build 70:
## microP
module microP(
    input clk,
    input reset,
    output [7:0] imem_addr,
    input [16:0] imem_data,
    output [7:0] dmem_addr,
    output [7:0] dmem_wdata,
    output dmem_we,
    input [7:0] dmem_rdata,
    input [7:0] data_in,
    output out_we,
    output [7:0] data_out_col,
    output [7:0] data_out_addr
    );
Size: about 77 I/O pins, about 9600 sq um of cells after synthesis.
Settings: LEC_CHECK=0, CAP_MARGIN=20, CORE_MARGIN=2, CORE_UTILIZATION=65, CTS_CLUSTER_SIZE=33, PLACE_DENSITY=0.6, SLEW_MARGIN=20, TNS_END_PERCENT=5; clock period 3.46 ns.
run.sh (not shown) runs the stock make flow with config.mk's settings and CLKGATE_MAP_FILE=.
For build 70, the flow was terminated by a tool error in 5_1_grt and produced no final design.
Relative to build 70, the following input files were edited for build 49:
Settings: SETUP_SLACK_MARGIN newly set to 0.88; CORE_UTILIZATION changed from 65 to 40; TNS_END_PERCENT removed (was 5); CTS_CLUSTER_SIZE removed (was 33); the clock period (ns, I/O delays scaled along) changed from 3.46 to 4.5.
[summary]
Post-place instance area (higher): build 70. Build 49 — chip width 33 um higher, build 70 as reference. Build 49 against build 70: async set-reset flop share out of synthesis neither gained nor lost much; synthesized cell count comparable; core outline area higher; number of gates resized after cts went down; number of setup buffers added after CTS increased 3. Build 49 vs. build 70: y dimension of the die went up by 33 um. Looking at chip area, build 49 sits 60% above build 70. Looking at build 49 and build 70, the chip area from the yosys synthesis statistics is a wash. Build 49 ran to completion and came out clean on the timing, design-rule and antenna checks.
> inputs changed (build 49 -> build 22)
Settings: CORE_UTILIZATION now 61, was 40; SETUP_SLACK_MARGIN no longer set, was 0.88; CTS_CLUSTER_SIZE now 42, previously not set; the clock period (ns, I/O delays scaled along) now 3.34, was 4.5.
### Flow results
- Die area ended up about 34% lower on build 22 than on build 49.
- Build 22: wire length is 19% higher than what build 49 reported.
- Side by side, clock power share turned out lower in build 22 than in build 49.
- Higher setup slack after layout was reported by build 49, not build 22.
- Taking build 49 as the reference, in build 22 power per cell area shows an increase of 39%, number of ordinary and repair buffers in the finished layout rose by about 33%, final-stage net count +58.
- Area growth from synthesis to layout in build 22 is 2.0 points lower than in build 49
- Complete run, failing final checks: build 22, reason setup timing.
- In the reports for build 49 and build 22, the smaller power belongs to build 49.
- Comparing build 22 against build 49, there is no change at all in H-tree level count.
- Relative to build 49, the signal arrival time at the worst endpoint of build 22 is lower by 0.33 ns.
> inputs changed (build 22 -> build 46)
Settings: CTS_CLUSTER_SIZE removed (was 42); CORE_UTILIZATION changed from 61 to 22; the clock period (ns, I/O delays scaled along) changed from 3.34 to 4.5.
Notes after the runs:
- Detailed-routing iteration count for the pre-antenna-repair pass: build 46 vs build 22 down 5
- Build 46 vs build 22 on vertical die dimension: build 46 is the higher one.
- Sort build 22 and build 46 by number of antenna violations at the first check in global routing, ascending, and build 46 comes first.
- The flow did not stop early for build 46: all stages ran, and the layout cleared the timing, design-rule and antenna checks.
- | internal power consumption | lower: build 46 |
- Total length of routed met2 wires was higher in build 22 than in build 46.
- [compare] base=build 22 new=build 46: non-filler instance count after layout grew by 264, pre-CTS setup slack shows an increase of 0.43 ns, timing-limited maximum frequency down 15%.
- On switching power summed over all nets, the lower figure sits with build 46, not build 22.
- When the final numbers for build 22 and build 46 were put side by side, the ratio of final minimum period to clock period turned out to be smaller in build 46.

========
## run A
Starting RTL as in the previous note.
==> flow/design.v (excerpt) <==
module microP(
    input clk,
    input reset,
    output [7:0] imem_addr,
    input [16:0] imem_data,
    output [7:0] dmem_addr,
    output [7:0] dmem_wdata,
    output dmem_we,
    input [7:0] dmem_rdata,
    input [7:0] data_in,
    output out_we,
    output [7:0] data_out_col,
    output [7:0] data_out_addr
    );
make LEC_CHECK=0 ABC_AREA=1 CAP_MARGIN=20 CORE_MARGIN=2 CORE_UTILIZATION=72 CTS_CLUSTER_DIAMETER=379 CTS_CLUSTER_SIZE=72 GPL_ROUTABILITY_DRIVEN=0 HOLD_SLACK_MARGIN=0.29 PLACE_DENSITY_LB_ADDON=0.01 SETUP_SLACK_MARGIN=0.29 SLEW_MARGIN=40 finish   # period 2.01 ns
Run A | ERROR | clock tree synthesis
#### Input delta (run B over run A)
- ABC_AREA: 1 -> unset
- CORE_UTILIZATION: 72 -> 71
- PLACE_DENSITY_LB_ADDON: 0.01 -> unset
- GPL_ROUTABILITY_DRIVEN: 0 -> unset
- CTS_CLUSTER_DIAMETER: 379 -> unset
- HOLD_SLACK_MARGIN: 0.29 -> unset
- SLEW_MARGIN: 40 -> 20
- CTS_CLUSTER_SIZE: 72 -> 40
- SETUP_SLACK_MARGIN: 0.29 -> unset
[summary]
- Run B: it failed during clock tree synthesis, and the tool reported DPL-0038.
- The lower post-synthesis area per instance of run A and run B is in run A.
- Diff run A -> run B: area after synthesis went down by 160 um2; simple-gate portion of the synthesized area went down by 15 points.
- Against run A, run B reports a complex-gate fraction of the synthesized area that is higher.
- Of run A and run B, run B shows the lower total placed instance area, with run A above it.
- On overall chip area, run A tracks run B almost exactly.
- Minimum setup slack after placement: run A and run B compared, lower one is run B
- Chip width delta (run B -> run A): insignificant
- The detailed placement HPWL in run B sits 14% below the value recorded for run A.
Setup changes, run B to run C
- clearing CTS_CLUSTER_SIZE, which used to be 40
- swapping 71 for 64 in CORE_UTILIZATION
- swapping 2.01 for 2.5 in the clock period (ns, I/O delays scaled along)
Run B -> run C: core box area increased by more than 10%. Per the comparison of run C with run B, floorplan die area now sits higher; floorplan utilization fell by 6.7 points; synthesized cell count roughly the same. Run B: aborted in clock tree synthesis (tool error). Status: run C FAILED at global routing (tool error).
> inputs changed (run C -> run D)
- CORE_UTILIZATION now 65, was 64
- CTS_CLUSTER_SIZE now 33, previously not set
- PLACE_DENSITY now 0.6, previously not set
- the clock period (ns, I/O delays scaled along) now 3.34, was 2.5
## What came out
- FAIL for each of run C and run D
- Run C terminated abnormally: global routing reported GRT-0116.
- Taking run C as the reference, in run D port buffer count barely changed, total cell area at the placement stage went down by about 4.3%, die area now sits lower, cell count after synthesis now sits at about the same level.
- Run C has a higher horizontal die dimension than run D.
- Worst slack at placement for run D: 0.87 ns up relative to run C

========
== try-onyx ==
microP again, from the RTL that the note above started with.
==> flow/design.v (excerpt) <==
module microP(
    input clk,
    input reset,
    output [7:0] imem_addr,
    input [16:0] imem_data,
    output [7:0] dmem_addr,
    output [7:0] dmem_wdata,
    output dmem_we,
    input [7:0] dmem_rdata,
    input [7:0] data_in,
    output out_we,
    output [7:0] data_out_col,
    output [7:0] data_out_addr
    );
reg [7:0] PC;
wire [7:0] PC_1 = PC + 8'd1;
assign imem_addr = PC;
reg [16:0] IR;
reg [7:0] PC_1_d;
wire RW_d, PS_d, MW_d, MA_d, MB_d, CS_d, OW_d, IE_d;
wire [2:0] DA_d, AA_d, BA_d, SH_d;
wire [1:0] MD_d, BS_d;
wire [3:0] FS_d;
instruction_decoder DEC(
    .instruction(IR),
    .RW(RW_d), .DA(DA_d), .MD(MD_d), .BS(BS_d), .PS(PS_d), .MW(MW_d),
    .FS(FS_d), .MA(MA_d), .MB(MB_d), .AA(AA_d), .BA(BA_d), .CS(CS_d),
    .SH(SH_d), .output_write_enable(OW_d), .input_enable(IE_d)
    );
wire [7:0] a_data, b_data, reg_d;
wire RW_w;
wire [2:0] DA_w;
register REGFILE(
    .clk(clk), .addr_a(AA_d), .addr_b(BA_d), .addr_d(DA_w),
    .data_in(reg_d), .wr_en(RW_w), .data_a(a_data), .data_b(b_data)
    );
wire [7:0] const_out, bus_a_d, bus_b_d;
constant_unit CONST(.IM(IR[5:0]), .CS(CS_d), .CU_out(const_out));
mux_a MUXA(.PC(PC_1_d), .a_data(a_data), .A(bus_a_d), .MA(MA_d));
mux_b MUXB(.MB(MB_d), .constantunit_out(const_out), .register_b(b_data), .mux_b_out(bus_b_d));
reg RW_e, PS_e, MW_e, OW_e, IE_e;
reg [2:0] DA_e, SH_e;
reg [1:0] MD_e, BS_e;
reg [3:0] FS_e;
reg [7:0] BUS_A, BUS_B, PC_2;
  ...
==> flow/config.mk <==
export PLATFORM = sky130hd
export DESIGN_NAME = microP
export DESIGN_NICKNAME = microP
export VERILOG_FILES = /design/flow/design.v
export SDC_FILE = /design/flow/constraint.sdc
export NUM_CORES = 4
export LEC_CHECK = 0
export ABC_AREA = 0
export CAP_MARGIN = 25
export CELL_PAD_IN_SITES_DETAIL_PLACEMENT = 0
export CELL_PAD_IN_SITES_GLOBAL_PLACEMENT = 1
export CORE_MARGIN = 3
export CORE_UTILIZATION = 25
export CTS_CLUSTER_DIAMETER = 350
export GPL_ROUTABILITY_DRIVEN = 1
export GPL_TIMING_DRIVEN = 0
export MAX_ROUTING_LAYER = met5
export MIN_ROUTING_LAYER = met1
export PLACE_DENSITY_LB_ADDON = 0.18
export SETUP_SLACK_MARGIN = -0.29
export SLEW_MARGIN = 10
export TNS_END_PERCENT = 80
==> flow/constraint.sdc <==
create_clock -name core_clock -period 6.34 [get_ports {clk}]
set_input_delay 1.2680 -clock core_clock [delete_from_list [all_inputs] [get_ports {clk}]]
set_output_delay 1.2680 -clock core_clock [all_outputs]
set_load 0.01 [all_outputs]
Every stage of the flow completed for try-onyx, and the final layout passed the timing, design-rule and antenna checks.
Setup changes, try-onyx to try-raven
# try-onyx
export LEC_CHECK = 0
export ABC_AREA = 0
export CAP_MARGIN = 25
export CELL_PAD_IN_SITES_DETAIL_PLACEMENT = 0
export CELL_PAD_IN_SITES_GLOBAL_PLACEMENT = 1
export CORE_MARGIN = 3
export CORE_UTILIZATION = 25
export CTS_CLUSTER_DIAMETER = 350
export GPL_ROUTABILITY_DRIVEN = 1
export GPL_TIMING_DRIVEN = 0
export MAX_ROUTING_LAYER = met5
export MIN_ROUTING_LAYER = met1
export PLACE_DENSITY_LB_ADDON = 0.18
export SETUP_SLACK_MARGIN = -0.29
export SLEW_MARGIN = 10
export TNS_END_PERCENT = 80
create_clock -name core_clock -period 6.34 [get_ports {clk}]
# try-raven
export LEC_CHECK = 0
export ABC_AREA = 0
export CAP_MARGIN = 25
export CELL_PAD_IN_SITES_GLOBAL_PLACEMENT = 0
export CORE_MARGIN = 7
export CORE_UTILIZATION = 72
export MAX_ROUTING_LAYER = met4
export MIN_ROUTING_LAYER = met1
export PLACE_DENSITY = 0.59
export SETUP_SLACK_MARGIN = 0.55
export SLEW_MARGIN = 15
export TNS_END_PERCENT = 80
create_clock -name core_clock -period 1.86 [get_ports {clk}]
--- outcome ---
try-raven did not finish; the tool stopped in clock tree synthesis (4_1_cts) with error DPL-0038.
Compared with try-onyx, try-raven shows chip width that has gone down by more than a quarter.
try-raven ends up with lower die extent in y than try-onyx does.
Of try-raven and try-onyx, the lower die area belongs to try-raven.
Of try-raven and try-onyx, the run reporting the higher floorplan utilization was try-raven.
[inputs] try-juniper vs try-raven
# try-raven
export LEC_CHECK = 0
export ABC_AREA = 0
export CAP_MARGIN = 25
export CELL_PAD_IN_SITES_GLOBAL_PLACEMENT = 0
export CORE_MARGIN = 7
export CORE_UTILIZATION = 72
export MAX_ROUTING_LAYER = met4
export MIN_ROUTING_LAYER = met1
export PLACE_DENSITY = 0.59
export SETUP_SLACK_MARGIN = 0.55
export SLEW_MARGIN = 15
export TNS_END_PERCENT = 80
create_clock -name core_clock -period 1.86 [get_ports {clk}]
# try-juniper
export LEC_CHECK = 0
export ABC_AREA = 0
export CAP_MARGIN = 25
export CELL_PAD_IN_SITES_GLOBAL_PLACEMENT = 0
export CORE_MARGIN = 2
export CORE_UTILIZATION = 69
export CTS_CLUSTER_SIZE = 33
export MAX_ROUTING_LAYER = met4
export MIN_ROUTING_LAYER = met1
export PLACE_DENSITY = 0.59
export SLEW_MARGIN = 15
export TNS_END_PERCENT = 80
create_clock -name core_clock -period 3.71 [get_ports {clk}]
--- outcome ---
try-juniper did not run to completion, as it errored out during global routing (5_1_grt).
try-raven -> try-juniper: height of the die decreased by a few percent
Lower placeable core region among try-juniper and try-raven: try-raven
In the flow results for try-juniper and try-raven, the starting utilization of the core area is smaller on try-juniper.
try-juniper: worst slack at placement higher than try-raven
Comparing try-juniper against try-raven, there is no change at all in register area share after synthesis.
Area after synthesis came out exactly the same in try-juniper and try-raven.
try-juniper vs. try-raven: area of the die moved down, parity-gate share of the synthesized area counting xor and xnor cells did not really move, global placement routability congestion shrank by about 15%.
Input changes introduced in try-zinc (baseline for comparison: try-juniper):
# try-juniper
export LEC_CHECK = 0
export ABC_AREA = 0
export CAP_MARGIN = 25
export CELL_PAD_IN_SITES_GLOBAL_PLACEMENT = 0
export CORE_MARGIN = 2
export CORE_UTILIZATION = 69
export CTS_CLUSTER_SIZE = 33
export MAX_ROUTING_LAYER = met4
export MIN_ROUTING_LAYER = met1
export PLACE_DENSITY = 0.59
export SLEW_MARGIN = 15
export TNS_END_PERCENT = 80
create_clock -name core_clock -period 3.71 [get_ports {clk}]
# try-zinc
export LEC_CHECK = 0
export ABC_AREA = 0
export CAP_MARGIN = 20
export CELL_PAD_IN_SITES_GLOBAL_PLACEMENT = 0
export CORE_MARGIN = 2
export CORE_UTILIZATION = 72
export HOLD_SLACK_MARGIN = 0.29
export MAX_ROUTING_LAYER = met4
export MIN_ROUTING_LAYER = met1
export PLACE_DENSITY_LB_ADDON = 0.0
export SETUP_SLACK_MARGIN = 0.46
export SLEW_MARGIN = 15
export TNS_END_PERCENT = 80
create_clock -name core_clock -period 1.78 [get_ports {clk}]
--- outcome ---
- try-zinc is listed as incomplete: the tool reported an error in clock tree synthesis (4_1_cts) and the run ended there.
- Cmp try-zinc vs try-juniper: placer congestion estimate higher in try-zinc
- Diff try-zinc..try-juniper | cell total in the yosys stat output | unchanged
- try-juniper → try-zinc: floorplan-stage core utilization moved up, detailed placer's ending HPWL moved up, cell count after placement moved up.
- Pre-CTS setup slack deteriorates in try-zinc relative to try-juniper.
- The horizontal extent of the die in try-zinc sits 2.5 um below the value recorded for try-juniper.
- In try-zinc, the placeable core region came out 4.2% below the value in try-juniper.
- The lower total die area came out of try-zinc.

========
microP again, from the RTL that the note above started with.
export LEC_CHECK = 0
export CAP_MARGIN = 20
export CORE_MARGIN = 2
export CORE_UTILIZATION = 65
export CTS_CLUSTER_SIZE = 41
export PLACE_DENSITY = 0.6
export SETUP_SLACK_MARGIN = 0.85
export SLEW_MARGIN = 20
create_clock -name core_clock -period 3.46 [get_ports {clk}]
The baseline stopped in global routing on GRT-0116.
Change:
- CTS_CLUSTER_SIZE: 41 -> 98
- SETUP_SLACK_MARGIN: 0.85 -> not set
- clock period: 3.46 -> 5.04 ns (I/O delays scaled with it)
With this change the flow ran to the end with no violations.
Die size does not change.
Area after synthesis is unchanged.
Synthesized cell count stays the same.
Change:
- CORE_UTILIZATION: 65 -> 66
- CTS_CLUSTER_SIZE: 98 -> not set
- PLACE_DENSITY: 0.6 -> not set
- clock period: 5.04 -> 3.63 ns (I/O delays scaled with it)
=> The new run ran to the end with violations: negative setup slack. Final area rises by a little under a tenth. Power goes up by well over a third. Clock-buffer cell count went up by 1. Worst hold slack is about the same. Sequential share of layout area went down by 2.7 points. Final cell count climbs by a few percent. Core utilization went up by 6.6 points.
Change:
- CORE_UTILIZATION: 66 -> 70
- CTS_CLUSTER_DIAMETER: not set -> 77
- CTS_CLUSTER_SIZE: not set -> 32
Outcome:
- The new run ended with an error in global routing
- die size goes down by a few percent
- area after synthesis does not change
- synthesized cell count is unchanged

========
microP again, from the RTL that the note above started with.
==> flow/design.v (excerpt) <==
module microP(
    input clk,
    input reset,
    output [7:0] imem_addr,
    input [16:0] imem_data,
    output [7:0] dmem_addr,
    output [7:0] dmem_wdata,
    output dmem_we,
    input [7:0] dmem_rdata,
    input [7:0] data_in,
    output out_we,
    output [7:0] data_out_col,
    output [7:0] data_out_addr
    );
make LEC_CHECK=0 CAP_MARGIN=20 CORE_MARGIN=8 CORE_UTILIZATION=53 CTS_CLUSTER_DIAMETER=376 CTS_CLUSTER_SIZE=30 HOLD_SLACK_MARGIN=-0.06 PLACE_DENSITY=0.37 SETUP_SLACK_MARGIN=-0.46 SLEW_MARGIN=20 finish   # period 5.0 ns
The baseline produced a clean layout.
Edit:
Settings changed: CELL_PAD_IN_SITES_DETAIL_PLACEMENT from default to 2, CORE_MARGIN 8 to 2, CORE_UTILIZATION 53 to 40, CTS_CLUSTER_DIAMETER 376 to default, CTS_CLUSTER_SIZE 30 to default, HOLD_SLACK_MARGIN -0.06 to default, MAX_ROUTING_LAYER from default to met4, PLACE_DENSITY 0.37 to 0.6, SETUP_SLACK_MARGIN -0.46 to default.
Setup slack got worse by 0.34 ns; synthesized area is unchanged; routed wire length rose by a quarter to a third; worst hold slack got worse by 0.037 ns; global-route usage goes up by 4.6 points; flip-flop count does not change; sequential share of layout area shrinks by 0.62 points.
Edit:
Settings changed: ABC_AREA from default to 1, CELL_PAD_IN_SITES_DETAIL_PLACEMENT 2 to default, CORE_ASPECT_RATIO from default to 1.05, CORE_MARGIN 2 to 5, CORE_UTILIZATION 40 to 38, CTS_CLUSTER_SIZE from default to 89, GPL_ROUTABILITY_DRIVEN from default to 0, GPL_TIMING_DRIVEN from default to 0, MAX_ROUTING_LAYER met4 to default, PLACE_DENSITY 0.6 to default, SETUP_SLACK_MARGIN from default to 1.17, SLEW_MARGIN 20 to 15.
Result: Power came out higher by 39%; critical path depth grows by 3; worst setup slack gains 0.70 ns; die area rises by 15%; sequential share of layout area fell by 3.1 points; worst hold slack got worse by 0.0099 ns.
Edit:
Settings changed: ABC_AREA 1 to default, CORE_ASPECT_RATIO 1.05 to default, CORE_MARGIN 5 to 2, CORE_UTILIZATION 38 to 40, CTS_CLUSTER_SIZE 89 to default, GPL_ROUTABILITY_DRIVEN 0 to default, GPL_TIMING_DRIVEN 0 to default, PLACE_DENSITY from default to 0.6, SETUP_SLACK_MARGIN 1.17 to default, SLEW_MARGIN 15 to 20.
Result:
- The changed run passed the timing, design-rule and antenna checks
- setup slack loses 0.44 ns
- die size goes down by 13%
- first-iteration DRC count went down by 7.6%
- register-to-register slack got worse by 0.44 ns
- synthesized cell count decreases by 28%
- clock skew drops by 0.011 ns
- hold slack improved by 0.017 ns
- global-route usage went up by 2.1 points
- final area decreases by 8.1%
- total power went down by 30%
Edit:
Settings changed: CAP_MARGIN 20 to 40, CORE_ASPECT_RATIO from default to 0.5, CORE_MARGIN 2 to 10, CORE_UTILIZATION 40 to 72, CTS_CLUSTER_DIAMETER from default to 376, CTS_CLUSTER_SIZE from default to 30, HOLD_SLACK_MARGIN from default to -0.06, PLACE_DENSITY 0.6 to 0.37, SETUP_SLACK_MARGIN from default to -0.46, TNS_END_PERCENT from default to 60.
Result: Design area drops by a few percent. Total power climbs slightly. Synthesized area is unchanged. Die size drops by a quarter to a third. Via count climbs by about a fifth. Hold slack gets worse by 0.011 ns. Clock skew climbs by 0.027 ns.
No activity file was given, so power comes from the tool's default toggle rates.
